<file path="flow/config.mk">
export PLATFORM = sky130hd
export DESIGN_NAME = complex_multiplier
export DESIGN_NICKNAME = complex_multiplier
export VERILOG_FILES = /design/flow/design.v
export SDC_FILE = /design/flow/constraint.sdc
export NUM_CORES = 4
export LEC_CHECK = 0
export CAP_MARGIN = 20
export CORE_MARGIN = 2
export CORE_UTILIZATION = 68
export HOLD_SLACK_MARGIN = -0.08
export MAX_ROUTING_LAYER = met4
export SLEW_MARGIN = 20
</file>
<file path="flow/constraint.sdc">
create_clock -name core_clock -period 6.33 [get_ports {i_clk}]
set_input_delay 1.2660 -clock core_clock [delete_from_list [all_inputs] [get_ports {i_clk}]]
set_output_delay 1.2660 -clock core_clock [all_outputs]
set_load 0.01 [all_outputs]
</file>
<file path="flow/design.v">
`timescale 1ns / 1ps
module complex_multiplier#(parameter INPUT_DATA_WIDTH = 16)
    (
        input  wire                                    i_clk,
        input  wire                                    i_rst,
        input  wire signed [INPUT_DATA_WIDTH-1:0]      i_real_h,
        input  wire signed [INPUT_DATA_WIDTH-1:0]      i_imag_h,
        input  wire signed [INPUT_DATA_WIDTH-1:0]      i_real_y,
        input  wire signed [INPUT_DATA_WIDTH-1:0]      i_imag_y,
        output reg  signed [INPUT_DATA_WIDTH*2:0]      o_real,
        output reg  signed [INPUT_DATA_WIDTH*2:0]      o_imag
    );
    reg signed [INPUT_DATA_WIDTH*2-1:0] ac;
    reg signed [INPUT_DATA_WIDTH*2-1:0] ad;
    reg signed [INPUT_DATA_WIDTH*2-1:0] cb;
    reg signed [INPUT_DATA_WIDTH*2-1:0] bd;
    always@(posedge i_clk) begin
        if(i_rst)begin
            o_real <= 0;
            o_imag <= 0;
            ac     <= 0;
            ad     <= 0;
            cb     <= 0;
            bd     <= 0;
        end         
        else begin
            ac <= i_real_h * i_real_y;
            ad <= i_real_h * i_imag_y;
            cb <= i_real_y * i_imag_h;
            bd <= i_imag_h * i_imag_y;
            o_real <= ac - bd;
            o_imag <= ad + cb;
        end
    end
endmodule
</file>
<file path="flow/run.sh">
#!/bin/bash
# the make line also repeats each setting of config.mk as NAME=value (left out here)
make -C /OpenROAD-flow-scripts/flow DESIGN_CONFIG=/design/flow/config.mk WORK_HOME=/design/flow/orfs CLKGATE_MAP_FILE= finish
</file>
==> reports/metrics.sh, run 1 <==
OUTCOME='complete, but fails checks'
LAYOUT.FAILED_CHECKS='setup timing'
DIEAREA_UM2=71500
WORST_HOLD_STARTPOINT='bd[0]'
MAX_SLEW.WORST_PIN.SLEW_NS=1.01
SYN_INST=5189
GRT_FIRST_PASS_WIRELENGTH_UM=247000
WORST_R2R_ENDPOINT='o_real[26]'
POSTROUTEANTENNANETS=0
XOR_SHARE_PCT=2.97
NUMSYNTHFLOPS=194
CRIT_TOP_CELL='sky130_fd_sc_hd__fa_1'
SYNTH.LIB_CELLS_USED.DISTINCT=73
END_OF_THE_CRITICAL_PATH='ac[28]'
WORST_HOLD_CHECK_PATH_TYPE='reg2reg'
PLACEMENTROWS=96
FILLERS=2656
CTS.REPORTEDPATHS.CLKPINSLEW_NS=0.09
SYNTH_TOP_CELL_BY_AREA='sky130_fd_sc_hd__fa_1'
FINAL-COMB-AREA_UM2=40700
CP_NUM_BUF_INV=6
CRIT_PATH_START_KIND='input pin'
AREA_OF_THE_CORE_UM2=68600
YOSYS_AREA_UM2=47200
CRIT_CELLS=23
WORST-SETUP-PATH-TYPE='in2reg'
CP_SLOWEST_STAGE_DELAY_NS=0.71
CRIT_REQUIRED_NS=6.70
CLOCKBUFFERDEPTH=2
UNREPAIRED_SETUP_ENDPOINTS_AFTER_GLOBAL_ROUTING='true'
HOLD_VIOL=0
FIRST_GLOBAL_VIAS=44400
DIEWIDTH_UM=267
TOP_LEVEL_PORTS=132
DP_HPWL_UM=108000
GPL.FINAL_WEIGHTED_CONGESTION=0.966
SYNTH_SEQ_SHARE_PCT=8.24
HOLD_PATH_END='o_real[0]'
WARNING_COUNT=36
ROUTE.DETAILED.VIAS_PER_INST=6.44
CTS.HOLD.BUFFERS_ADDED=0
FINAL.SETUP_SKEW_NS=0.0204
CLOCK_TREE.ROOT_CELL='sky130_fd_sc_hd__clkbuf_16'
IO_BUFFERS=131
SYNTHDOMINANTCELLAREASHARE_PCT=44.6
STARTPOINT='i_real_h[1]'
SETUP_VIOL_COUNT_FINAL=72
FINAL_UTIL_PCT=91.1
DRT_PASS1_ITERATIONS=17
TRITONCTS_BUFFER_COUNT=17
VIA_COUNT=45600
FINALNETCOUNT=7589
TIMING_MAX_TRANSITION_VIOLATIONS_FINAL=0
TIMING.CRITICAL_PATH.FANOUT_MAX=5
TRITONCTS='done'
FLOORPLAN.DIE.HEIGHT_UM=267
GLOBAL_ROUTE.OVERFLOW_TOTAL=0
COUNT_OF_FLIP_FLOPS_WITH_A_BUILT_IN_ENABLE_AFTER_SYNTHESIS=0
POST_SYNTH_FA_HA_MAJ_AREA_FRACTION_PCT=55.0
GR-USAGE-ALL-LAYERS_PCT=47.4
YS_TOP_CELLS_BY_COUNT='sky130_fd_sc_hd__inv_1, sky130_fd_sc_hd__fa_1, sky130_fd_sc_hd__nand2_1, sky130_fd_sc_hd__and2_1, sky130_fd_sc_hd__ha_1'
MAX_FREQ_GHz=0.134
SLOWEST_STAGE='sky130_fd_sc_hd__nor2_1'
SYNTH_NETS=6697
YOSYS_WARNS=1
GATE_FAMILY_RESPONSIBLE_FOR_THE_MOST_DELAY_ALONG_THE_WORST_PATH='adder cells'
AVGSYNTHCELLAREA_UM2=9.09
POST-SYNTH-TOP-COUNT-CELL='sky130_fd_sc_hd__inv_1'
WL_UM=197000
HOLD_DEPTH=2
SEQCELLAREA_UM2=3880
WORST_EP_ARRIVAL_TIME_NS=7.84
TIMING.CRITICAL_PATH.CELLS='buf_2 > buf_12 > buf_4 > nor2_1 > fa_1 > fa_1 > fa_1 > fa_2 > fa_1 > inv_1 > fa_1 > inv_1 > ha_4 > a21oi_2 > o21ai_2 > a21oi_2 > o21a_1 > buf_4 > nand2_2 > o221ai_4 > nor2_2 > a2111oi_4 > nor3_4'
REG2REG_SLACK_NS=2.71
DOMINANTREGCELLSYNTH='sky130_fd_sc_hd__dfxtp_1'
ANTENNA_FOUND_INITIAL=30
SIMPLE_GATE_SHARE_PCT=16.0
SYNTH.TOP_CELLS.BY_AREA='sky130_fd_sc_hd__fa_1, sky130_fd_sc_hd__ha_1, sky130_fd_sc_hd__inv_1, sky130_fd_sc_hd__dfxtp_1, sky130_fd_sc_hd__and2_1'
YS_CELLS=5189
SYNTHTOLAYOUTAREAGROWTH_PCT=32.4
RELSLEWSLACK_PCT=33.0
TOP_LOGIC_KIND='adder cells'
CTS_SINK_CNT=194
CTS_MAX_LEVEL=4
WIRE_PER_INST_UM=27.9
R2R_CELLS=11
DRC=0
CP-END-KIND='flip-flop'
SYNTHESIS.AREA_UM2=47200
INITCOREUTIL_PCT=68.8
YOSYS-MUX-AREA-FRACTION_PCT=0.162
YOSYS.AREA_SHARE.AOI_PCT=6.34
WORST_SKEW_PAIR.LATE_LATENCY_NS=0.54
FINALWORSTSETUPSLACK_NS=-1.14
DRT_FIRST_ITER_VIOLATIONS=6426
PORTION_OF_THE_CLOCK_CYCLE_CONSUMED_BY_THE_WORST_PATH_IN_THE_FINAL_LAYOUT_PCT=118
TIMING.MAX_CAP.VIOLATIONS=0
POSTSYNTH.ASYNCRESETSHARE_PCT=0
CRITICAL_R2R_LAUNCH='bd[11]'
GRT_MAX_DEGREE=152
POST-ROUTE-MIN-PERIOD_NS=7.47
## final cells by class
class,count,share of cell area (%)
multi-input cells,3573,65.2
repair buffers,1091,18.3
inverters,1204,7.27
flip-flops and latches,194,6.22
well taps,931,1.86
clock buffers,17,0.681
clock inverters,14,0.252
diodes,48,0.192
## per-layer routing
layer  track usage [%]  vias up  routed length [um]
li1                  -    17300                   -
met1              56.6    21800               59700
met2              70.8     4373               81300
met3              11.4     2099               31900
met4              34.5        0               24300
met5                 -        -                   0
## timing repair
action | 4_1_cts | 5_1_grt
gates resized | 900 | 374
pin swaps | 340 | 322
cloned | 35 | 4
buffers inserted | 228 | 104
endpoints found under the setup margin | 75 | 68
## through the flow
step | hold slack, ns | worst slack, ns | std cells | cell area, um^2 | TNS [ns]
after global routing | 0.518 | -1.06 | 7060 | 62400 | -46.10
after CTS | 0.509 | -0.380 | 6943 | 60500 | -5.85
after global placement | 0.487 | -1.41 | 6666 | 55000 | -76.12
after floorplan | 0.478 | -0.569 | 5189 | 48200 | -2.65
final | 0.506 | -1.14 | 7072 | 62500 | -50.19
after detailed placement | 0.496 | -1.48 | 6666 | 55000 | -82.33
==> run 2, diff against run 1 <==
CELL_PAD_IN_SITES_GLOBAL_PLACEMENT = 0   (was unset)
CORE_UTILIZATION = 65   (was 68)
CTS_CLUSTER_SIZE = 54   (was unset)
HOLD_SLACK_MARGIN = unset   (was -0.08)
MAX_ROUTING_LAYER = unset   (was met4)
SETUP_SLACK_MARGIN = 0.67   (was unset)
SLEW_MARGIN = 5   (was 20)
clock period = 7.19 ns   (was 6.33 ns; I/O delays follow)
==> run 2 against run 1 <==
The run now finishes clean. Core utilization shrank 7.4 points. Highest routed layer is now met5. Routed wire length shrank 25%. Non-clock buffer count shrank 142. Via count shrank 14%.
==> reports/metrics.sh, run 2 <==
OUTCOME='complete, no violations'
GRT_MAX_DEGREE=124
SIMPLE_GATE_SHARE_PCT=16.0
IO_BUFFERS=131
RELSLEWSLACK_PCT=37.1
CTS.HOLD.BUFFERS_ADDED=0
HOLD_PATH_END='o_real[0]'
MAX_SLEW.WORST_PIN.SLEW_NS=0.934
STARTPOINT='i_real_y[7]'
ANTENNA_FOUND_INITIAL=14
POST-ROUTE-MIN-PERIOD_NS=7.00
WL_UM=148000
YS_CELLS=5189
FLOORPLAN.DIE.HEIGHT_UM=273
FINALINSTANCEAREA_UM2=59900
DOMINANTREGCELLSYNTH='sky130_fd_sc_hd__dfxtp_1'
YOSYS_AREA_UM2=47200
AVGSYNTHCELLAREA_UM2=9.09
SYN_INST=5189
SYNTH_NETS=6697
CTS_SINK_CNT=194
HOLD_VIOL=0
REG2REG_SLACK_NS=3.35
TIMING.CRITICAL_PATH.CELLS='buf_6 > bufbuf_16 > buf_4 > and2_1 > fa_1 > fa_1 > fa_1 > fa_1 > fa_1 > inv_1 > fa_1 > inv_1 > ha_1 > and3_4 > a41oi_2 > o311ai_2 > a41oi_2 > buf_6 > nor4_4 > o31ai_4 > a21boi_2 > a211oi_2 > buf_4'
WORST-SETUP-PATH-TYPE='in2reg'
MAX_FREQ_GHz=0.143
SYNTH.LIB_CELLS_USED.DISTINCT=73
CTS.REPORTEDPATHS.CLKPINSLEW_NS=0.07
POSTSYNTH.ASYNCRESETSHARE_PCT=0
R2R_CELLS=10
FINALWORSTSETUPSLACK_NS=0.194
POSTPLACECELLAREA_UM2=54600
TOP_LOGIC_KIND='adder cells'
UNREPAIRED_SETUP_ENDPOINTS_AFTER_GLOBAL_ROUTING='true'
TIMING_MAX_TRANSITION_VIOLATIONS_FINAL=0
INITCOREUTIL_PCT=65.9
FINALNETCOUNT=7447
TIMING.MAX_CAP.VIOLATIONS=0
WORST_HOLD_CHECK_PATH_TYPE='reg2reg'
POSTROUTEANTENNANETS=0
GATE_FAMILY_RESPONSIBLE_FOR_THE_MOST_DELAY_ALONG_THE_WORST_PATH='adder cells'
WORST_EP_ARRIVAL_TIME_NS=7.43
TOP_LEVEL_PORTS=132
PORTION_OF_THE_CLOCK_CYCLE_CONSUMED_BY_THE_WORST_PATH_IN_THE_FINAL_LAYOUT_PCT=97.3
COUNT_OF_FLIP_FLOPS_WITH_A_BUILT_IN_ENABLE_AFTER_SYNTHESIS=0
DIEWIDTH_UM=273
TRITONCTS='done'
CTS_MAX_LEVEL=4
SYNTHTOLAYOUTAREAGROWTH_PCT=27.1
GR-USAGE-ALL-LAYERS_PCT=39.9
SYNTH_TOP_CELL_BY_AREA='sky130_fd_sc_hd__fa_1'
FILLERS=4253
FIRST_GLOBAL_VIAS=40800
SYNTHDOMINANTCELLAREASHARE_PCT=44.6
END_OF_THE_CRITICAL_PATH='cb[28]'
CRIT_TOP_CELL='sky130_fd_sc_hd__fa_1'
PLACEMENTROWS=98
CRIT_PATH_START_KIND='input pin'
TIMING.CRITICAL_PATH.FANOUT_MAX=7
CP_SLOWEST_STAGE_DELAY_NS=0.56
WARNING_COUNT=35
YS_TOP_CELLS_BY_COUNT='sky130_fd_sc_hd__inv_1, sky130_fd_sc_hd__fa_1, sky130_fd_sc_hd__nand2_1, sky130_fd_sc_hd__and2_1, sky130_fd_sc_hd__ha_1'
SETUP_TOTAL_NEGATIVE_SLACK_NS=0
WORST_SKEW_PAIR.LATE_LATENCY_NS=0.53
SYNTHESIS.AREA_UM2=47200
NUMSYNTHFLOPS=194
GLOBAL_ROUTE.OVERFLOW_TOTAL=0
VIA_COUNT=39200
CRITICAL_R2R_LAUNCH='bd[9]'
CP-END-KIND='flip-flop'
FINAL.SETUP_SKEW_NS=0.0253
GPL.FINAL_WEIGHTED_CONGESTION=0.938
GRT_FIRST_PASS_WIRELENGTH_UM=226000
SETUP_VIOL_COUNT_FINAL=0
SYNTH.TOP_CELLS.BY_AREA='sky130_fd_sc_hd__fa_1, sky130_fd_sc_hd__ha_1, sky130_fd_sc_hd__inv_1, sky130_fd_sc_hd__dfxtp_1, sky130_fd_sc_hd__and2_1'
CLOCKBUFFERDEPTH=2
DRT_FIRST_ITER_VIOLATIONS=3486
YOSYS-MUX-AREA-FRACTION_PCT=0.162
WORST_R2R_ENDPOINT='o_real[32]'
DP_HPWL_UM=107000
AREA_OF_THE_CORE_UM2=71600
POST_SYNTH_FA_HA_MAJ_AREA_FRACTION_PCT=55.0
DRT_PASS1_ITERATIONS=6
ROUTE.DETAILED.VIAS_PER_INST=5.67
DIEAREA_UM2=74700
SLOWEST_STAGE='sky130_fd_sc_hd__fa_1'
DRC=0
CRIT_REQUIRED_NS=7.62
CP_NUM_BUF_INV=7
TRITONCTS_BUFFER_COUNT=17
CRIT_CELLS=23
XOR_SHARE_PCT=2.97
YOSYS_WARNS=1
POST-SYNTH-TOP-COUNT-CELL='sky130_fd_sc_hd__inv_1'
WORST_HOLD_STARTPOINT='bd[0]'
CLOCK_TREE.ROOT_CELL='sky130_fd_sc_hd__clkbuf_16'
SYNTH_SEQ_SHARE_PCT=8.24
WIRE_PER_INST_UM=21.5
PRE_CTS_SLACK_NS=-0.797
HOLD_DEPTH=2
YOSYS.AREA_SHARE.AOI_PCT=6.34
-- run 2: layout make-up --
cell class	instances	area (um^2)	share of cell area, %
diodes	5	12.5	0.0209
clock buffers	18	429	0.716
clock inverters	14	154	0.257
inverters	1204	4530	7.55
multi-input cells	3573	39900	66.6
flip-flops and latches	194	3880	6.48
well taps	950	1190	1.98
repair buffers	949	9850	16.4
-- run 2: timing repair --
action,in CTS,in global routing
gates cloned,31,3
pin swaps,191,244
setup endpoints to repair,73,70
setup buffers,163,57
resized,559,290
-- run 2: metal layers --
metal,wire (um),GRT usage [%],part of all wire (%)
met5,71,0,0.048
met4,11600,24.8,7.8
met3,14600,7.87,9.8
met2,66500,61.3,45
met1,55700,52.6,37
-- run 2: per-stage QoR --
stage	std cells	hold WS, ns	util (%)
after floorplan	5189	0.478	-
after global placement	6616	0.493	76.2
after detailed placement	6616	0.508	76.2
after CTS	6842	0.520	81.5
after global routing	6905	0.545	83.7
final	6907	0.513	83.7
==> run 3, diff against run 2 <==
CELL_PAD_IN_SITES_GLOBAL_PLACEMENT = unset   (was 0)
CORE_UTILIZATION = 72   (was 65)
CTS_CLUSTER_SIZE = unset   (was 54)
HOLD_SLACK_MARGIN = -0.08   (was unset)
MAX_ROUTING_LAYER = met4   (was unset)
SETUP_SLACK_MARGIN = unset   (was 0.67)
SLEW_MARGIN = 20   (was 5)
clock period = 6.73 ns   (was 7.19 ns; I/O delays follow)
==> run 3 against run 2 <==
The run now fails in global routing. Die size down 9.6%. Synthesized area is the same. Synthesized cell count did not move.
==> reports/metrics.sh, run 3 <==
YOSYS_AREA_UM2=47200
YS_TOP_CELLS_BY_COUNT='sky130_fd_sc_hd__inv_1, sky130_fd_sc_hd__fa_1, sky130_fd_sc_hd__nand2_1, sky130_fd_sc_hd__and2_1, sky130_fd_sc_hd__ha_1'
CLOCKBUFFERDEPTH=2
PLACEMENTROWS=93
DP_HPWL_UM=102000
TOP_LEVEL_PORTS=132
NUMSYNTHFLOPS=194
AREA_OF_THE_CORE_UM2=64600
POSTSYNTH.ASYNCRESETSHARE_PCT=0
SIMPLE_GATE_SHARE_PCT=16.0
YS_CELLS=5189
XOR_SHARE_PCT=2.97
OUTCOME='aborted with a tool error'
SYN_INST=5189
CLOCK_TREE.ROOT_CELL='sky130_fd_sc_hd__clkbuf_16'
YOSYS_WARNS=1
DIEWIDTH_UM=260
SYNTH_NETS=6697
SYNTH_TOP_CELL_BY_AREA='sky130_fd_sc_hd__fa_1'
CTS_SINK_CNT=194
CTS.HOLD.BUFFERS_ADDED=0
GPL.FINAL_WEIGHTED_CONGESTION=0.958
SYNTHESIS.AREA_UM2=47200
INITCOREUTIL_PCT=73.0
FAILED_STAGE='global routing'
PRE_CTS_SLACK_NS=-1.25
SYNTHDOMINANTCELLAREASHARE_PCT=44.6
TRITONCTS_BUFFER_COUNT=17
YOSYS-MUX-AREA-FRACTION_PCT=0.162
CTS_MAX_LEVEL=4
COUNT_OF_FLIP_FLOPS_WITH_A_BUILT_IN_ENABLE_AFTER_SYNTHESIS=0
POSTPLACECELLAREA_UM2=54100
TOP_LOGIC_KIND='adder cells'
POST_SYNTH_FA_HA_MAJ_AREA_FRACTION_PCT=55.0
YOSYS.AREA_SHARE.AOI_PCT=6.34
SYNTH_SEQ_SHARE_PCT=8.24
SYNTH.LIB_CELLS_USED.DISTINCT=73
POST-SYNTH-TOP-COUNT-CELL='sky130_fd_sc_hd__inv_1'
SYNTH.TOP_CELLS.BY_AREA='sky130_fd_sc_hd__fa_1, sky130_fd_sc_hd__ha_1, sky130_fd_sc_hd__inv_1, sky130_fd_sc_hd__dfxtp_1, sky130_fd_sc_hd__and2_1'
FLOORPLAN.DIE.HEIGHT_UM=260
AVGSYNTHCELLAREA_UM2=9.09
DP_CELLS=6544
IO_BUFFERS=131
DIEAREA_UM2=67600
DOMINANTREGCELLSYNTH='sky130_fd_sc_hd__dfxtp_1'
[run 3: metrics by stage]
step / utilization, %
floorplan: -
global placement: 83.8
detailed placement: 83.8
CTS: 89.7
[run 3: what timing repair did]
action                                  in CTS
endpoints found under the setup margin      57
pin swaps                                  144
gates resized                              468
buffers inserted                           169
gates cloned                                30
==> run 4, diff against run 3 <==
ABC_AREA = 1   (was unset)
CAP_MARGIN = 5   (was 20)
CORE_UTILIZATION = 70   (was 72)
CTS_CLUSTER_DIAMETER = 377   (was unset)
CTS_CLUSTER_SIZE = 42   (was unset)
HOLD_SLACK_MARGIN = 0.28   (was -0.08)
MAX_ROUTING_LAYER = unset   (was met4)
SETUP_SLACK_MARGIN = 0.76   (was unset)
clock period = 5.0 ns   (was 6.73 ns; I/O delays follow)
==> run 4 against run 3 <==
The run again fails in global routing. Die size grew 14%. Synthesized area grew 11%. Synthesized cell count grew 40%.
==> reports/metrics.sh, run 4 <==
SYNTHESIS.AREA_UM2=52400
IO_BUFFERS=131
YS_TOP_CELLS_BY_COUNT='sky130_fd_sc_hd__inv_1, sky130_fd_sc_hd__nand2_1, sky130_fd_sc_hd__fa_1, sky130_fd_sc_hd__nor2_1, sky130_fd_sc_hd__ha_1'
YOSYS_AREA_UM2=52400
SYNTH_NETS=8784
CTS_SINK_CNT=194
OUTCOME='aborted with a tool error'
GPL.FINAL_WEIGHTED_CONGESTION=1.06
FAILED_STAGE='global routing'
COUNT_OF_FLIP_FLOPS_WITH_A_BUILT_IN_ENABLE_AFTER_SYNTHESIS=0
YS_CELLS=7276
TRITONCTS_BUFFER_COUNT=17
PLACEMENTROWS=100
TOP_LOGIC_KIND='adder cells'
AVGSYNTHCELLAREA_UM2=7.20
CLOCKBUFFERDEPTH=2
DIEWIDTH_UM=277
POST-SYNTH-TOP-COUNT-CELL='sky130_fd_sc_hd__inv_1'
YOSYS.AREA_SHARE.AOI_PCT=4.24
CTS_MAX_LEVEL=4
XOR_SHARE_PCT=0.151
SYN_INST=7276
POST_SYNTH_FA_HA_MAJ_AREA_FRACTION_PCT=49.5
POSTSYNTH.ASYNCRESETSHARE_PCT=0
GLOBAL_ROUTE.OVERFLOW_TOTAL=2338
CLOCK_TREE.ROOT_CELL='sky130_fd_sc_hd__clkbuf_16'
SYNTH_SEQ_SHARE_PCT=7.42
SYNTH.LIB_CELLS_USED.DISTINCT=36
FLOORPLAN.DIE.HEIGHT_UM=277
SYNTHDOMINANTCELLAREASHARE_PCT=40.2
YOSYS_WARNS=1
GR-USAGE-ALL-LAYERS_PCT=87.3
SYNTH.TOP_CELLS.BY_AREA='sky130_fd_sc_hd__fa_1, sky130_fd_sc_hd__inv_1, sky130_fd_sc_hd__nand2_1, sky130_fd_sc_hd__ha_1, sky130_fd_sc_hd__dfxtp_1'
NUMSYNTHFLOPS=194
ERROR='[ERROR GRT-0116] Global routing finished with congestion. Check the congestion regions in the DRC Viewer.'
DOMINANTREGCELLSYNTH='sky130_fd_sc_hd__dfxtp_1'
SYNTH_TOP_CELL_BY_AREA='sky130_fd_sc_hd__fa_1'
POSTPLACECELLAREA_UM2=62400
YOSYS-MUX-AREA-FRACTION_PCT=0
DP_CELLS=8814
DP_HPWL_UM=154000
CTS.HOLD.BUFFERS_ADDED=0
INITCOREUTIL_PCT=70.6
TOP_LEVEL_PORTS=132
DIEAREA_UM2=77000
SIMPLE_GATE_SHARE_PCT=21.7
AREA_OF_THE_CORE_UM2=74200
-- run 4: through the flow --
stage / setup WS [ns] / setup TNS [ns]
after global placement: -1.69 / -141.94
after detailed placement: -1.80 / -153.56
after CTS: -0.779 / -54.58
after floorplan: -0.761 / -37.15
-- run 4: repair_timing --
action	in CTS
setup endpoints to repair	108
gates resized	1059
setup buffers	259
cloned	37
pin swaps	501
-- run 4: per-layer routing --
layer  GRT usage [%]  GRT overflow
met3            72.6            55
met1            82.6            59
met2             105          1495
met5            51.0             5
met4            92.9           724
==> run 5, diff against run 4 <==
ABC_AREA = unset   (was 1)
CAP_MARGIN = 20   (was 5)
CORE_UTILIZATION = 67   (was 70)
CTS_CLUSTER_DIAMETER = 269   (was 377)
CTS_CLUSTER_SIZE = 93   (was 42)
HOLD_SLACK_MARGIN = unset   (was 0.28)
PLACE_DENSITY = 0.39   (was unset)
SETUP_SLACK_MARGIN = unset   (was 0.76)
clock period = 8.17 ns   (was 5.0 ns; I/O delays follow)
==> run 5 against run 4 <==
The run now finishes clean. Synthesized cell count is 29% lower. Die size decreased by 5.8%. Synthesized area down 9.9%.
==> reports/metrics.sh, run 5 <==
OUTCOME='complete, no violations'
POSTSYNTH.ASYNCRESETSHARE_PCT=0
SYNTH_SEQ_SHARE_PCT=8.24
YOSYS_WARNS=1
POST-ROUTE-MIN-PERIOD_NS=7.98
AVGSYNTHCELLAREA_UM2=9.09
POSTPLACECELLAREA_UM2=51900
WORST_SKEW_PAIR.LATE_LATENCY_NS=0.54
SIMPLE_GATE_SHARE_PCT=16.0
CRITICAL_R2R_LAUNCH='ad[0]'
POSTROUTEANTENNANETS=0
INITCOREUTIL_PCT=67.5
CRIT_REQUIRED_NS=8.56
ROUTE.DETAILED.VIAS_PER_INST=5.49
TOP_LOGIC_KIND='adder cells'
SLOWEST_STAGE='sky130_fd_sc_hd__clkdlybuf4s50_1'
YOSYS.AREA_SHARE.AOI_PCT=6.34
TRITONCTS_BUFFER_COUNT=17
YOSYS_AREA_UM2=47200
FINALINSTANCEAREA_UM2=52600
TIMING_MAX_TRANSITION_VIOLATIONS_FINAL=0
WORST_HOLD_STARTPOINT='bd[0]'
CLOCKBUFFERDEPTH=2
CP-END-KIND='flip-flop'
TRITONCTS='done'
CTS.REPORTEDPATHS.CLKPINSLEW_NS=0.09
CLOCK_TREE.ROOT_CELL='sky130_fd_sc_hd__clkbuf_16'
SYNTHESIS.AREA_UM2=47200
VIA_COUNT=35100
GRT_MAX_DEGREE=139
WORST-SETUP-PATH-TYPE='in2reg'
RELSLEWSLACK_PCT=40.3
DRT_PASS1_ITERATIONS=5
XOR_SHARE_PCT=2.97
SYNTH.LIB_CELLS_USED.DISTINCT=73
SYNTHDOMINANTCELLAREASHARE_PCT=44.6
HOLD_VIOL=0
GLOBAL_ROUTE.OVERFLOW_TOTAL=0
SYNTH_TOP_CELL_BY_AREA='sky130_fd_sc_hd__fa_1'
GR-USAGE-ALL-LAYERS_PCT=34.3
DRT_FIRST_ITER_VIOLATIONS=2484
PLACEMENTROWS=97
ANTENNA_FOUND_INITIAL=9
HOLD_WS_NS=0.508
POST-SYNTH-TOP-COUNT-CELL='sky130_fd_sc_hd__inv_1'
WORST_HOLD_CHECK_PATH_TYPE='reg2reg'
WORST_R2R_ENDPOINT='o_imag[30]'
GATE_FAMILY_RESPONSIBLE_FOR_THE_MOST_DELAY_ALONG_THE_WORST_PATH='adder cells'
CTS_SINK_CNT=194
PORTION_OF_THE_CLOCK_CYCLE_CONSUMED_BY_THE_WORST_PATH_IN_THE_FINAL_LAYOUT_PCT=97.6
NUMSYNTHFLOPS=194
WARNING_COUNT=31
WORST_EP_ARRIVAL_TIME_NS=8.36
MAX_FREQ_GHz=0.125
POST_SYNTH_FA_HA_MAJ_AREA_FRACTION_PCT=55.0
YOSYS-MUX-AREA-FRACTION_PCT=0.162
R2R_CELLS=11
FLOORPLAN.DIE.HEIGHT_UM=269
WL_UM=116000
WIRE_PER_INST_UM=18.1
CRIT_PATH_START_KIND='input pin'
GRT_FIRST_PASS_WIRELENGTH_UM=196000
SETUP_TOTAL_NEGATIVE_SLACK_NS=0
TIMING.CRITICAL_PATH.FANOUT_MAX=16
SETUP_BUFFERS_AFTER_CTS=0
SYNTHTOLAYOUTAREAGROWTH_PCT=11.5
REG2REG_SLACK_NS=4.35
CTS_MAX_LEVEL=4
END_OF_THE_CRITICAL_PATH='ac[23]'
DRC=0
DIEWIDTH_UM=269
CRIT_CELLS=26
UNREPAIRED_SETUP_ENDPOINTS_AFTER_GLOBAL_ROUTING='false'
HOLD_PATH_END='o_real[0]'
FINAL.SETUP_SKEW_NS=0.0276
TOP_LEVEL_PORTS=132
CP_NUM_BUF_INV=9
MAX_SLEW.WORST_PIN.SLEW_NS=0.888
YS_TOP_CELLS_BY_COUNT='sky130_fd_sc_hd__inv_1, sky130_fd_sc_hd__fa_1, sky130_fd_sc_hd__nand2_1, sky130_fd_sc_hd__and2_1, sky130_fd_sc_hd__ha_1'
HOLD_DEPTH=2
STARTPOINT='i_real_y[8]'
SYNTH.TOP_CELLS.BY_AREA='sky130_fd_sc_hd__fa_1, sky130_fd_sc_hd__ha_1, sky130_fd_sc_hd__inv_1, sky130_fd_sc_hd__dfxtp_1, sky130_fd_sc_hd__and2_1'
SYNTH_NETS=6697
FINALNETCOUNT=6955
SYN_INST=5189
FIRST_GLOBAL_VIAS=37100
CRIT_TOP_CELL='sky130_fd_sc_hd__fa_1'
CP_SLOWEST_STAGE_DELAY_NS=0.71
TIMING.MAX_CAP.VIOLATIONS=0
COUNT_OF_FLIP_FLOPS_WITH_A_BUILT_IN_ENABLE_AFTER_SYNTHESIS=0
IO_BUFFERS=131
DOMINANTREGCELLSYNTH='sky130_fd_sc_hd__dfxtp_1'
DIEAREA_UM2=72500
GPL.FINAL_WEIGHTED_CONGESTION=0.912
DP_HPWL_UM=97600
AREA_OF_THE_CORE_UM2=69900
YS_CELLS=5189
SETUP_VIOL_COUNT_FINAL=0
[run 5: area by class of cell]
| class | instances | area (um^2) |
|---|---|---|
| timing repair buffer | 457 | 4420 |
| antenna | 6 | 15.0 |
| inverter | 1204 | 4520 |
| multi-input combinational | 3573 | 37900 |
| clock buffer | 17 | 425 |
| clock inverter | 15 | 186 |
| fill | 5351 | 17300 |
| sequential | 194 | 3880 |
| tap | 940 | 1180 |
[run 5: stage by stage]
step	std cells	setup WS [ns]	util, %
2_1_floorplan	5189	0.589	-
3_3_place_gp	6368	-0.157	74.3
3_5_place_dp	6368	-0.257	74.3
4_1_cts	6400	0.304	75.2
5_1_grt	6402	0.00995	75.2
6_report	6406	0.195	75.2
[run 5: repair_timing]
item / in CTS / in global routing
hold endpoints to repair: 0 / 0
hold buffers: 0 / 0
endpoints found under the setup margin: 0 / 2
resized: 0 / 2
[run 5: per-layer routing]
metal,vias to the layer above,track usage [%],share of wire [%]
met2,1158,52.1,45
met3,171,6.04,8.0
li1,16000,-,-
met1,17800,50.0,44
met5,-,0,0.053
met4,10,11.9,3.5
==> run 6, diff against run 5 <==
ABC_AREA = 1   (was unset)
CORE_UTILIZATION = 61   (was 67)
CTS_CLUSTER_DIAMETER = 229   (was 269)
CTS_CLUSTER_SIZE = 98   (was 93)
PLACE_DENSITY = unset   (was 0.39)
TNS_END_PERCENT = 10   (was unset)
clock period = 4.71 ns   (was 8.17 ns; I/O delays follow)
==> run 6 against run 5 <==
The layout now fails its checks (setup timing). Global-route usage rose by 10 points. Setup slack got worse by 1.5 ns. Core utilization rose by 5.9 points.
==> reports/metrics.sh, run 6 <==
CP-END-KIND='flip-flop'
WORST-SETUP-PATH-TYPE='in2reg'
PLACEMENTROWS=107
OUTCOME='complete, but fails checks'
GPL.FINAL_WEIGHTED_CONGESTION=0.974
GLOBAL_ROUTE.OVERFLOW_TOTAL=0
UNREPAIRED_SETUP_ENDPOINTS_AFTER_GLOBAL_ROUTING='true'
GR-USAGE-ALL-LAYERS_PCT=44.3
YOSYS.AREA_SHARE.AOI_PCT=4.24
FIRST_GLOBAL_VIAS=54400
YS_CELLS=7276
DOMINANTREGCELLSYNTH='sky130_fd_sc_hd__dfxtp_1'
WORST_R2R_ENDPOINT='o_imag[32]'
CRIT_TOP_CELL='sky130_fd_sc_hd__inv_1'
TIMING.MAX_CAP.VIOLATIONS=0
TOP_LOGIC_KIND='adder cells'
DRT_PASS1_ITERATIONS=11
YOSYS_AREA_UM2=52400
ANTENNA_FOUND_INITIAL=14
CP_NUM_BUF_INV=11
SYNTH.TOP_CELLS.BY_AREA='sky130_fd_sc_hd__fa_1, sky130_fd_sc_hd__inv_1, sky130_fd_sc_hd__nand2_1, sky130_fd_sc_hd__ha_1, sky130_fd_sc_hd__dfxtp_1'
HOLD_DEPTH=2
CP_SLOWEST_STAGE_DELAY_NS=0.67
TRITONCTS='done'
YS_TOP_CELLS_BY_COUNT='sky130_fd_sc_hd__inv_1, sky130_fd_sc_hd__nand2_1, sky130_fd_sc_hd__fa_1, sky130_fd_sc_hd__nor2_1, sky130_fd_sc_hd__ha_1'
TIMING.CRITICAL_PATH.FANOUT_MAX=7
TRITONCTS_BUFFER_COUNT=17
CLOCK_TREE.ROOT_CELL='sky130_fd_sc_hd__clkbuf_16'
SYNTHESIS.AREA_UM2=52400
FINALWORSTSETUPSLACK_NS=-1.30
FINAL_UTIL_PCT=81.0
CRIT_CELLS=28
POST-ROUTE-MIN-PERIOD_NS=6.01
PORTION_OF_THE_CLOCK_CYCLE_CONSUMED_BY_THE_WORST_PATH_IN_THE_FINAL_LAYOUT_PCT=128
FLOORPLAN.DIE.HEIGHT_UM=297
END_OF_THE_CRITICAL_PATH='ac[31]'
WORST_HOLD_CHECK_PATH_TYPE='reg2reg'
SYNTH_NETS=8784
M1WIRELENGTH_UM=71100
POSTPLACECELLAREA_UM2=60500
VIA_COUNT=52400
DIEAREA_UM2=88200
POSTSYNTH.ASYNCRESETSHARE_PCT=0
WL_MET2_UM=85300
DP_CELLS=9016
TOPROUTINGLAYERUSED='met5'
IO_BUFFERS=131
DP_HPWL_UM=130000
NUMSYNTHFLOPS=194
GATE_FAMILY_RESPONSIBLE_FOR_THE_MOST_DELAY_ALONG_THE_WORST_PATH='adder cells'
TOP_LEVEL_PORTS=132
WARNING_COUNT=31
WORST_SKEW_PAIR.LATE_LATENCY_NS=0.51
MAX_SLEW.WORST_PIN.SLEW_NS=1.03
COUNT_OF_FLIP_FLOPS_WITH_A_BUILT_IN_ENABLE_AFTER_SYNTHESIS=0
POST_SYNTH_FA_HA_MAJ_AREA_FRACTION_PCT=49.5
GRT_FIRST_PASS_WIRELENGTH_UM=299000
RELSLEWSLACK_PCT=31.1
POSTROUTEANTENNANETS=0
FINAL_NON_FILLER_CELL_TOTAL=9364
SETUP_VIOL_COUNT_FINAL=96
R2R_CELLS=14
CRIT_REQUIRED_NS=5.10
CTS_SINK_CNT=194
CTS_MAX_LEVEL=4
DRC=0
SYNTHDOMINANTCELLAREASHARE_PCT=40.2
SYNTH_SEQ_SHARE_PCT=7.42
WORST_EP_ARRIVAL_TIME_NS=6.40
STARTPOINT='i_real_h[15]'
HOLD_VIOL=0
AVGSYNTHCELLAREA_UM2=7.20
FILLERS=5385
DIEWIDTH_UM=297
XOR_SHARE_PCT=0.151
ROUTE.DETAILED.VIAS_PER_INST=5.60
FINAL.SETUP_SKEW_NS=0.0208
ROUTED-WL-MET3_UM=27200
FINALNETCOUNT=9701
WL_UM=200000
WORST_HOLD_STARTPOINT='bd[0]'
SYNTH_TOP_CELL_BY_AREA='sky130_fd_sc_hd__fa_1'
MAX_FREQ_GHz=0.166
LAYOUT.FAILED_CHECKS='setup timing'
INITCOREUTIL_PCT=61.5
POST-SYNTH-TOP-COUNT-CELL='sky130_fd_sc_hd__inv_1'
CLOCKBUFFERDEPTH=2
SIMPLE_GATE_SHARE_PCT=21.7
HOLD_PATH_END='o_real[0]'
SYNTHTOLAYOUTAREAGROWTH_PCT=31.8
CTS.REPORTEDPATHS.CLKPINSLEW_NS=0.08
GRT_MAX_DEGREE=76
SLOWEST_STAGE='sky130_fd_sc_hd__fa_2'
YOSYS_WARNS=1
CTS.HOLD.BUFFERS_ADDED=0
CRITICAL_R2R_LAUNCH='cb[0]'
TIMING_MAX_TRANSITION_VIOLATIONS_FINAL=0
CRIT_PATH_START_KIND='input pin'
FINALINSTANCEAREA_UM2=69000
REG2REG_SLACK_NS=2.37
SYN_INST=7276
AREA_OF_THE_CORE_UM2=85100
WIRE_PER_INST_UM=21.4
DRT_FIRST_ITER_VIOLATIONS=5641
SYNTH.LIB_CELLS_USED.DISTINCT=36
YOSYS-MUX-AREA-FRACTION_PCT=0
-- run 6: timing repair --
item                                    4_1_cts  5_1_grt
pin swaps                                   314      197
cloned                                       54        2
setup buffers                               217       33
resized                                    1068      380
endpoints found under the setup margin      103      100
-- run 6: layer usage --
metal / vias up / track usage (%)
met4: 16 / 26.3
met2: 3541 / 67.0
met1: 24900 / 54.9
met5: - / 1.41
li1: 22600 / -
met3: 1339 / 15.2
-- run 6: metrics by stage --
step           hold slack [ns]  setup WS [ns]  setup TNS, ns
2_1_floorplan            0.478          -1.01         -74.93
3_3_place_gp             0.487          -2.14        -180.08
3_5_place_dp             0.487          -2.16        -184.89
4_1_cts                  0.497         -0.916         -71.06
5_1_grt                  0.528          -1.39         -95.40
6_report                 0.493          -1.30         -83.37
-- run 6: cell type report --
class,count,area (um^2),share of cell area [%]
repair buffers,1111,11800,17.1
clock buffers,19,453,0.656
inverters,2153,8100,11.7
diodes,14,35.0,0.0508
clock inverters,13,143,0.207
flip-flops and latches,194,3880,5.63
multi-input cells,4716,43100,62.5
well taps,1144,1430,2.07
==> run 7, diff against run 6 <==
ABC_AREA = unset   (was 1)
CAP_MARGIN = 15   (was 20)
CELL_PAD_IN_SITES_GLOBAL_PLACEMENT = 1   (was unset)
CORE_UTILIZATION = 45   (was 61)
CTS_CLUSTER_DIAMETER = 291   (was 229)
CTS_CLUSTER_SIZE = 58   (was 98)
GPL_TIMING_DRIVEN = 0   (was unset)
PLACE_DENSITY_LB_ADDON = 0.14   (was unset)
SETUP_SLACK_MARGIN = 2.03   (was unset)
SLEW_MARGIN = 40   (was 20)
TNS_END_PERCENT = 45   (was 10)
clock period = 8.25 ns   (was 4.71 ns; I/O delays follow)
==> run 7 against run 6 <==
Now clean on timing, DRC and antenna. Routed wire length fell by 16%. Non-clock buffer count down 549. Count of clock-buffer cells in the layout decreased by 1. Global-route usage is 12 points lower. Synthesized area fell by 9.9%. Die size grew 22%. Largest cell class unchanged.
==> reports/metrics.sh, run 7 <==
NUMSYNTHFLOPS=194
SEQCELLAREA_UM2=3880
COUNT_OF_FLIP_FLOPS_WITH_A_BUILT_IN_ENABLE_AFTER_SYNTHESIS=0
SETUP_TOTAL_NEGATIVE_SLACK_NS=0
TRITONCTS='done'
CRIT_REQUIRED_NS=8.54
TIMING_MAX_TRANSITION_VIOLATIONS_FINAL=0
SYNTH_NETS=6697
STARTPOINT='i_imag_y[1]'
HOLD_VIOL=0
R2R_CELLS=12
OUTCOME='complete, no violations'
TIMING.CRITICAL_PATH.FANOUT_MAX=5
POST-SYNTH-TOP-COUNT-CELL='sky130_fd_sc_hd__inv_1'
YOSYS_AREA_UM2=47200
MAX_FREQ_GHz=0.133
CTS_SINK_CNT=194
SYNTHTOLAYOUTAREAGROWTH_PCT=22.3
POST_SYNTH_FA_HA_MAJ_AREA_FRACTION_PCT=55.0
TOP_LEVEL_PORTS=132
IO_BUFFERS=130
PLACEMENTROWS=118
YS_CELLS=5189
CLOCK_TREE.ROOT_CELL='sky130_fd_sc_hd__clkbuf_16'
WORST_R2R_ENDPOINT='o_imag[32]'
END_OF_THE_CRITICAL_PATH='ad[31]'
POSTROUTEANTENNANETS=0
CP-END-KIND='flip-flop'
YOSYS_WARNS=1
DP_CELLS=6703
AREA_OF_THE_CORE_UM2=104000
DOMINANTREGCELLSYNTH='sky130_fd_sc_hd__dfxtp_1'
RELSLEWSLACK_PCT=33.5
GR-USAGE-ALL-LAYERS_PCT=32.0
DP_HPWL_UM=138000
FINAL_UTIL_PCT=55.5
CRITICAL_R2R_LAUNCH='cb[0]'
DRT_PASS1_ITERATIONS=5
SIMPLE_GATE_SHARE_PCT=16.0
CRIT_PATH_START_KIND='input pin'
FINAL.SETUP_SKEW_NS=0.0151
MAX_SLEW.WORST_PIN.SLEW_NS=0.997
POSTSYNTH.ASYNCRESETSHARE_PCT=0
GRT_MAX_DEGREE=20
UNREPAIRED_SETUP_ENDPOINTS_AFTER_GLOBAL_ROUTING='true'
FINALNETCOUNT=7060
FINAL_NON_FILLER_CELL_TOTAL=6946
HOLD_DEPTH=2
POST-ROUTE-MIN-PERIOD_NS=7.54
WORST-SETUP-PATH-TYPE='in2reg'
YS_TOP_CELLS_BY_COUNT='sky130_fd_sc_hd__inv_1, sky130_fd_sc_hd__fa_1, sky130_fd_sc_hd__nand2_1, sky130_fd_sc_hd__and2_1, sky130_fd_sc_hd__ha_1'
GLOBAL_ROUTE.OVERFLOW_TOTAL=0
WL_UM=169000
TOP_LOGIC_KIND='adder cells'
SYNTHESIS.AREA_UM2=47200
WORST_SKEW_PAIR.LATE_LATENCY_NS=0.45
INITCOREUTIL_PCT=45.4
SYN_INST=5189
CTS_MAX_LEVEL=4
WARNING_COUNT=29
DRT_FIRST_ITER_VIOLATIONS=2569
CP_NUM_BUF_INV=5
TRITONCTS_BUFFER_COUNT=17
CRIT_CELLS=22
TIMING.CRITICAL_PATH.CELLS='buf_12 > clkbuf_16 > nand2_8 > inv_6 > fa_2 > fa_2 > fa_2 > fa_2 > fa_1 > inv_1 > fa_1 > inv_2 > ha_4 > a21o_1 > a21oi_2 > nor2b_2 > o221a_2 > a311oi_4 > a21oi_2 > o41a_1 > o21ai_1 > nor3b_4'
SYNTH.LIB_CELLS_USED.DISTINCT=73
ANTENNA_FOUND_INITIAL=23
GPL.FINAL_WEIGHTED_CONGESTION=0.986
SYNTH_SEQ_SHARE_PCT=8.24
GATE_FAMILY_RESPONSIBLE_FOR_THE_MOST_DELAY_ALONG_THE_WORST_PATH='adder cells'
CTS.HOLD.BUFFERS_ADDED=0
XOR_SHARE_PCT=2.97
VIA_COUNT=36500
YOSYS-MUX-AREA-FRACTION_PCT=0.162
FIRST_GLOBAL_VIAS=37900
SYNTH.TOP_CELLS.BY_AREA='sky130_fd_sc_hd__fa_1, sky130_fd_sc_hd__ha_1, sky130_fd_sc_hd__inv_1, sky130_fd_sc_hd__dfxtp_1, sky130_fd_sc_hd__and2_1'
AVGSYNTHCELLAREA_UM2=9.09
YOSYS.AREA_SHARE.AOI_PCT=6.34
TIMING.MAX_CAP.VIOLATIONS=0
SYNTH_TOP_CELL_BY_AREA='sky130_fd_sc_hd__fa_1'
ROUTE.DETAILED.VIAS_PER_INST=5.25
WORST_HOLD_CHECK_PATH_TYPE='reg2reg'
GRT_FIRST_PASS_WIRELENGTH_UM=249000
FLOORPLAN.DIE.HEIGHT_UM=328
DRC=0
WORST_EP_ARRIVAL_TIME_NS=7.83
HOLD_PATH_END='o_real[0]'
DIEWIDTH_UM=328
FINAL-COMB-AREA_UM2=40300
DIEAREA_UM2=107000
REG2REG_SLACK_NS=5.00
CP_SLOWEST_STAGE_DELAY_NS=0.70
CLOCKBUFFERDEPTH=2
WORST_HOLD_STARTPOINT='bd[0]'
SETUP_VIOL_COUNT_FINAL=0
CRIT_TOP_CELL='sky130_fd_sc_hd__fa_2'
SLOWEST_STAGE='sky130_fd_sc_hd__fa_2'
FILLERS=9403
PORTION_OF_THE_CLOCK_CYCLE_CONSUMED_BY_THE_WORST_PATH_IN_THE_FINAL_LAYOUT_PCT=91.4
SYNTHDOMINANTCELLAREASHARE_PCT=44.6
WIRE_PER_INST_UM=24.3
CTS.REPORTEDPATHS.CLKPINSLEW_NS=0.08
## run 7: stage by stage
step                      setup WS, ns  cell area, um^2  hold WS, ns
after floorplan                  0.967            48400        0.478
after global placement           -1.52            51400        0.574
after detailed placement         -1.48            51600        0.553
after CTS                        0.767            55700        0.579
after global routing             0.646            57700        0.602
final                            0.709            57700        0.580
## run 7: timing repair
action,in CTS,in global routing
setup endpoints to repair,98,87
gates cloned,0,1
pin swaps,105,173
buffers inserted,133,76
resized,793,438
## run 7: layer usage
layer | vias up | routed length [um] | global-route usage, %
met2 | 1448 | 76200 | 50.9
met4 | 10 | 8840 | 12.9
met3 | 331 | 13600 | 4.81
met5 | - | 66 | 0
met1 | 18500 | 70100 | 44.0
li1 | 16200 | - | -
## run 7: final cells by class
class                      instances  area share (%)
multi-input combinational       3573            70.0
inverter                        1204            7.86
sequential                       194            6.74
tap                             1380            2.99
clock inverter                    14           0.284
timing repair buffer             344            5.77
antenna                            1         0.00434
clock buffer                      18           0.744
buffer                           218            5.65
==> run 8, diff against run 7 <==
ABC_AREA = 1   (was unset)
CAP_MARGIN = 20   (was 15)
CELL_PAD_IN_SITES_GLOBAL_PLACEMENT = unset   (was 1)
CORE_UTILIZATION = 62   (was 45)
CTS_CLUSTER_DIAMETER = 229   (was 291)
CTS_CLUSTER_SIZE = 98   (was 58)
GPL_TIMING_DRIVEN = unset   (was 0)
PLACE_DENSITY_LB_ADDON = unset   (was 0.14)
SETUP_SLACK_MARGIN = unset   (was 2.03)
SLEW_MARGIN = 20   (was 40)
TNS_END_PERCENT = 10   (was 45)
clock period = 5.42 ns   (was 8.25 ns; I/O delays follow)
==> run 8 against run 7 <==
The layout now fails its checks (setup timing). Clock skew grew 0.0076 ns. Synthesized area grew 11%. Worst hold slack got worse by 0.069 ns. Design area up 17%. Sequential share of layout area is 1.0 points lower. Die size fell by 19%. Cell count increased by 34%. Non-clock buffer count increased by 482. Critical path type unchanged. Critical endpoint is now cb[31]. Largest cell class unchanged.
==> reports/metrics.sh, run 8 <==
CRIT_CELLS=27
CRIT_REQUIRED_NS=5.85
REG2REG_SLACK_NS=3.02
YOSYS_WARNS=1
TOP_LOGIC_KIND='adder cells'
TIMING.CRITICAL_PATH.FANOUT_MAX=6
WORST_SKEW_PAIR.LATE_LATENCY_NS=0.52
CTS.REPORTEDPATHS.CLKPINSLEW_NS=0.07
FINAL.SETUP_SKEW_NS=0.0227
POST_SYNTH_FA_HA_MAJ_AREA_FRACTION_PCT=49.5
CLOCKBUFFERDEPTH=2
CP_SLOWEST_STAGE_DELAY_NS=0.61
POSTPLACECELLAREA_UM2=60600
GRT_MAX_DEGREE=64
SYNTHTOLAYOUTAREAGROWTH_PCT=29.3
SETUP_TOTAL_NEGATIVE_SLACK_NS=-31.29
CRITICAL_R2R_LAUNCH='cb[0]'
GRT_FIRST_PASS_WIRELENGTH_UM=283000
INITCOREUTIL_PCT=62.6
HOLD_PATH_END='o_real[0]'
PRE_CTS_SLACK_NS=-1.51
WORST-SETUP-PATH-TYPE='in2reg'
SYNTHESIS.AREA_UM2=52400
POSTROUTEANTENNANETS=0
SLOWEST_STAGE='sky130_fd_sc_hd__fa_2'
END_OF_THE_CRITICAL_PATH='cb[31]'
CP-END-KIND='flip-flop'
SYNTH_NETS=8784
MAX_FREQ_GHz=0.164
WORST_HOLD_STARTPOINT='bd[0]'
R2R_CELLS=13
LAYOUT.FAILED_CHECKS='setup timing'
FIRST_GLOBAL_VIAS=51800
SIMPLE_GATE_SHARE_PCT=21.7
OUTCOME='complete, but fails checks'
DIEWIDTH_UM=295
AVGSYNTHCELLAREA_UM2=7.20
YS_TOP_CELLS_BY_COUNT='sky130_fd_sc_hd__inv_1, sky130_fd_sc_hd__nand2_1, sky130_fd_sc_hd__fa_1, sky130_fd_sc_hd__nor2_1, sky130_fd_sc_hd__ha_1'
SYNTH.LIB_CELLS_USED.DISTINCT=36
WARNING_COUNT=32
IO_BUFFERS=131
DRC=0
XOR_SHARE_PCT=0.151
CRIT_TOP_CELL='sky130_fd_sc_hd__nand2_1'
CP_NUM_BUF_INV=9
SYNTH_SEQ_SHARE_PCT=7.42
DRT_FIRST_ITER_VIOLATIONS=5558
DP_HPWL_UM=128000
GLOBAL_ROUTE.OVERFLOW_TOTAL=0
GATE_FAMILY_RESPONSIBLE_FOR_THE_MOST_DELAY_ALONG_THE_WORST_PATH='adder cells'
CLOCK_TREE.ROOT_CELL='sky130_fd_sc_hd__clkbuf_16'
AREA_OF_THE_CORE_UM2=83700
NUMSYNTHFLOPS=194
RELSLEWSLACK_PCT=42.1
SETUP_VIOL_COUNT_FINAL=90
UNREPAIRED_SETUP_ENDPOINTS_AFTER_GLOBAL_ROUTING='true'
FINALINSTANCEAREA_UM2=67700
WORST_HOLD_CHECK_PATH_TYPE='reg2reg'
YOSYS.AREA_SHARE.AOI_PCT=4.24
ANTENNA_FOUND_INITIAL=10
YOSYS-MUX-AREA-FRACTION_PCT=0
YOSYS_AREA_UM2=52400
WORST_EP_ARRIVAL_TIME_NS=6.53
COUNT_OF_FLIP_FLOPS_WITH_A_BUILT_IN_ENABLE_AFTER_SYNTHESIS=0
TRITONCTS_BUFFER_COUNT=17
HOLD_DEPTH=2
SYNTHDOMINANTCELLAREASHARE_PCT=40.2
PLACEMENTROWS=106
FLOORPLAN.DIE.HEIGHT_UM=295
CRIT_PATH_START_KIND='input pin'
TIMING_MAX_TRANSITION_VIOLATIONS_FINAL=0
TIMING.MAX_CAP.VIOLATIONS=0
TRITONCTS='done'
DIEAREA_UM2=86800
TOP_LEVEL_PORTS=132
YS_CELLS=7276
WIRE_PER_INST_UM=20.6
PORTION_OF_THE_CLOCK_CYCLE_CONSUMED_BY_THE_WORST_PATH_IN_THE_FINAL_LAYOUT_PCT=112
GPL.FINAL_WEIGHTED_CONGESTION=0.976
FILLERS=5334
WL_UM=191000
FINALNETCOUNT=9634
WORST_R2R_ENDPOINT='o_imag[30]'
SEQCELLAREA_UM2=3880
POSTSYNTH.ASYNCRESETSHARE_PCT=0
DRT_PASS1_ITERATIONS=9
SYN_INST=7276
CTS_MAX_LEVEL=4
VIA_COUNT=51400
DOMINANTREGCELLSYNTH='sky130_fd_sc_hd__dfxtp_1'
HOLD_VIOL=0
SYNTH.TOP_CELLS.BY_AREA='sky130_fd_sc_hd__fa_1, sky130_fd_sc_hd__inv_1, sky130_fd_sc_hd__nand2_1, sky130_fd_sc_hd__ha_1, sky130_fd_sc_hd__dfxtp_1'
MAX_SLEW.WORST_PIN.SLEW_NS=0.869
CTS_SINK_CNT=194
STARTPOINT='i_real_y[15]'
POST-ROUTE-MIN-PERIOD_NS=6.09
SYNTH_TOP_CELL_BY_AREA='sky130_fd_sc_hd__fa_1'
GR-USAGE-ALL-LAYERS_PCT=43.0
ROUTE.DETAILED.VIAS_PER_INST=5.54
FINALWORSTSETUPSLACK_NS=-0.672
FINAL-COMB-AREA_UM2=42600
POST-SYNTH-TOP-COUNT-CELL='sky130_fd_sc_hd__inv_1'
CTS.HOLD.BUFFERS_ADDED=0
## run 8: what timing repair did
| action | CTS | global route |
|---|---|---|
| cloned | 53 | 4 |
| endpoints found under the setup margin | 96 | 94 |
| resized | 803 | 381 |
| pin swaps | 228 | 173 |
| buffers inserted | 140 | 45 |
## run 8: final cells by class
cell class,count,area share [%]
inverters,2153,12.0
repair buffers,1044,16.4
well taps,1134,2.10
multi-input cells,4716,62.9
diodes,8,0.0296
flip-flops and latches,194,5.74
clock buffers,18,0.634
clock inverters,14,0.255
## run 8: metrics by stage
stage                     hold slack, ns  util (%)  instances
after floorplan                    0.478         -       7276
after global placement             0.493      72.4       9002
after detailed placement           0.503      72.4       9002
after CTS                          0.514      79.0       9225
after global routing               0.526      80.9       9275
final                              0.511      80.9       9281
## run 8: per-layer routing
layer  routed length, um  up-vias  global-route usage (%)
met3               25000     1177                    13.4
met1               69500    24500                    55.0
met5                 476        -                   0.624
li1                    -    22400                       -
met2               82100     3278                    65.7
met4               14200       18                    22.3
==> run 9, diff against run 8 <==
CORE_UTILIZATION = 70   (was 62)
CTS_CLUSTER_DIAMETER = 377   (was 229)
CTS_CLUSTER_SIZE = unset   (was 98)
MAX_ROUTING_LAYER = met4   (was unset)
SETUP_SLACK_MARGIN = 0.9   (was unset)
TNS_END_PERCENT = unset   (was 10)
clock period = 5.13 ns   (was 5.42 ns; I/O delays follow)
==> run 9 against run 8 <==
Synthesized cell count unchanged. Die size decreased by 11%. The flow now stops in global routing. Synthesized area unchanged.
==> reports/metrics.sh, run 9 <==
GPL.FINAL_WEIGHTED_CONGESTION=1.07
DP_HPWL_UM=152000
GLOBAL_ROUTE.OVERFLOW_TOTAL=2824
CLOCK_TREE.ROOT_CELL='sky130_fd_sc_hd__clkbuf_16'
ERROR='[ERROR GRT-0116] Global routing finished with congestion. Check the congestion regions in the DRC Viewer.'
YOSYS.AREA_SHARE.AOI_PCT=4.24
CTS.HOLD.BUFFERS_ADDED=0
POST_SYNTH_FA_HA_MAJ_AREA_FRACTION_PCT=49.5
SYNTH.LIB_CELLS_USED.DISTINCT=36
DIEWIDTH_UM=277
DIEAREA_UM2=77000
SYNTH.TOP_CELLS.BY_AREA='sky130_fd_sc_hd__fa_1, sky130_fd_sc_hd__inv_1, sky130_fd_sc_hd__nand2_1, sky130_fd_sc_hd__ha_1, sky130_fd_sc_hd__dfxtp_1'
YS_TOP_CELLS_BY_COUNT='sky130_fd_sc_hd__inv_1, sky130_fd_sc_hd__nand2_1, sky130_fd_sc_hd__fa_1, sky130_fd_sc_hd__nor2_1, sky130_fd_sc_hd__ha_1'
XOR_SHARE_PCT=0.151
SYNTH_SEQ_SHARE_PCT=7.42
YOSYS_AREA_UM2=52400
SYNTHDOMINANTCELLAREASHARE_PCT=40.2
CLOCKBUFFERDEPTH=2
SYNTHESIS.AREA_UM2=52400
TOP_LOGIC_KIND='adder cells'
YOSYS_WARNS=1
GR-USAGE-ALL-LAYERS_PCT=93.6
DP_CELLS=8820
POSTPLACECELLAREA_UM2=62300
FLOORPLAN.DIE.HEIGHT_UM=277
CTS_SINK_CNT=194
SIMPLE_GATE_SHARE_PCT=21.7
FAILED_STAGE='global routing'
TRITONCTS_BUFFER_COUNT=17
NUMSYNTHFLOPS=194
PLACEMENTROWS=100
YOSYS-MUX-AREA-FRACTION_PCT=0
IO_BUFFERS=131
SYN_INST=7276
YS_CELLS=7276
POST-SYNTH-TOP-COUNT-CELL='sky130_fd_sc_hd__inv_1'
SYNTH_TOP_CELL_BY_AREA='sky130_fd_sc_hd__fa_1'
INITCOREUTIL_PCT=70.6
POSTSYNTH.ASYNCRESETSHARE_PCT=0
SYNTH_NETS=8784
AREA_OF_THE_CORE_UM2=74200
CTS_MAX_LEVEL=4
AVGSYNTHCELLAREA_UM2=7.20
TOP_LEVEL_PORTS=132
OUTCOME='aborted with a tool error'
DOMINANTREGCELLSYNTH='sky130_fd_sc_hd__dfxtp_1'
COUNT_OF_FLIP_FLOPS_WITH_A_BUILT_IN_ENABLE_AFTER_SYNTHESIS=0
## run 9: timing repair
item	CTS
gates resized	1455
gates cloned	38
setup buffers	310
pin swaps	724
endpoints found under the setup margin	108
## run 9: layer usage
metal / overflow / GRT usage [%]
met1: 104 / 87.3
met2: 1910 / 110
met3: 103 / 78.5
met4: 707 / 99.0
met5: - / -
## run 9: through the flow
stage               setup WS [ns]  util [%]
detailed placement          -1.71      84.0
floorplan                  -0.657         -
global placement            -1.66      84.0
CTS                        -0.645      95.1
==> run 10, diff against run 9 <==
CORE_UTILIZATION = 72   (was 70)
CTS_CLUSTER_DIAMETER = 229   (was 377)
CTS_CLUSTER_SIZE = 98   (was unset)
MAX_ROUTING_LAYER = unset   (was met4)
SETUP_SLACK_MARGIN = unset   (was 0.9)
clock period = 9.09 ns   (was 5.13 ns; I/O delays follow)
==> run 10 against run 9 <==
The run now finishes clean. Synthesized cell count stayed put. Die size is 2.7% lower. Synthesized area did not move.
==> reports/metrics.sh, run 10 <==
WIRE_PER_INST_UM=18.1
YOSYS_WARNS=1
CTS_MAX_LEVEL=4
AVGSYNTHCELLAREA_UM2=7.20
GRT_FIRST_PASS_WIRELENGTH_UM=243000
CTS_REPAIR_RESIZE_COUNT=0
STARTPOINT='i_imag_y[15]'
REG2REG_SLACK_NS=6.54
DRC=0
WORST_HOLD_CHECK_PATH_TYPE='reg2reg'
HOLD_PATH_END='o_real[0]'
WORST_HOLD_STARTPOINT='bd[0]'
POST-SYNTH-TOP-COUNT-CELL='sky130_fd_sc_hd__inv_1'
SYNTH.TOP_CELLS.BY_AREA='sky130_fd_sc_hd__fa_1, sky130_fd_sc_hd__inv_1, sky130_fd_sc_hd__nand2_1, sky130_fd_sc_hd__ha_1, sky130_fd_sc_hd__dfxtp_1'
WORST_R2R_ENDPOINT='o_imag[30]'
UNREPAIRED_SETUP_ENDPOINTS_AFTER_GLOBAL_ROUTING='false'
GATE_FAMILY_RESPONSIBLE_FOR_THE_MOST_DELAY_ALONG_THE_WORST_PATH='adder cells'
TOP_LOGIC_KIND='adder cells'
CLOCKBUFFERDEPTH=2
CRIT_PATH_START_KIND='input pin'
CP-END-KIND='flip-flop'
CTS.REPORTEDPATHS.CLKPINSLEW_NS=0.08
DRT_FIRST_ITER_VIOLATIONS=4207
SETUP_VIOL_COUNT_FINAL=0
AREA_OF_THE_CORE_UM2=71700
FLOORPLAN.DIE.HEIGHT_UM=274
R2R_CELLS=14
CRITICAL_R2R_LAUNCH='ad[0]'
DIEAREA_UM2=74900
GPL.FINAL_WEIGHTED_CONGESTION=0.969
WORST-SETUP-PATH-TYPE='in2reg'
TIMING.MAX_CAP.VIOLATIONS=0
CTS.HOLD.BUFFERS_ADDED=0
FINALINSTANCEAREA_UM2=55400
WORST_EP_ARRIVAL_TIME_NS=8.56
SYNTH.LIB_CELLS_USED.DISTINCT=36
VIA_COUNT=45800
ANTENNA_FOUND_INITIAL=16
POST_SYNTH_FA_HA_MAJ_AREA_FRACTION_PCT=49.5
MAX_FREQ_GHz=0.122
SYNTH_TOP_CELL_BY_AREA='sky130_fd_sc_hd__fa_1'
NUMSYNTHFLOPS=194
IO_BUFFERS=131
RELSLEWSLACK_PCT=23.8
TIMING.CRITICAL_PATH.FANOUT_MAX=24
HOLD_DEPTH=2
TIMING.CRITICAL_PATH.CELLS='clkdlybuf4s50_1 > clkinv_1 > buf_4 > or2_2 > fa_1 > fa_1 > inv_1 > fa_1 > inv_1 > fa_1 > inv_1 > fa_1 > fa_1 > ha_1 > nand2_1 > nor2_1 > nand2_1 > nor3_1 > nand2_1 > nand3_1 > and2_1 > nor2_1'
SYN_INST=7276
HOLD_VIOL=0
CTS_SINK_CNT=194
POSTSYNTH.ASYNCRESETSHARE_PCT=0
SYNTHTOLAYOUTAREAGROWTH_PCT=5.76
SETUP_BUFFERS_AFTER_CTS=0
ROUTE.DETAILED.VIAS_PER_INST=5.54
WL_UM=150000
FINAL_UTIL_PCT=77.2
TRITONCTS='done'
POSTPLACECELLAREA_UM2=54700
INITCOREUTIL_PCT=73.0
POSTROUTEANTENNANETS=0
OUTCOME='complete, no violations'
-- run 10: routing by layer --
layer,up-vias,track usage [%],routed length (um)
met5,-,0,92
met4,14,21.0,7850
met3,686,8.96,17200
met2,2637,66.5,68000
met1,21800,54.5,56600
li1,20700,-,-
-- run 10: stage by stage --
step	hold WS (ns)	setup slack (ns)	instances
3_5_place_dp	0.516	0.683	8237
4_1_cts	0.534	1.20	8269
3_3_place_gp	0.502	0.829	8237
5_1_grt	0.554	0.644	8273
6_report	0.531	0.915	8276
2_1_floorplan	0.478	2.01	7276
-- run 10: final cells by class --
type / instances / area [um^2]
antenna: 7 / 17.5
clock inverter: 15 / 189
clock buffer: 17 / 425
sequential: 194 / 3880
multi-input combinational: 4716 / 39600
inverter: 2153 / 8080
timing repair buffer: 224 / 2000
tap: 950 / 1190
fill: 5203 / 16400
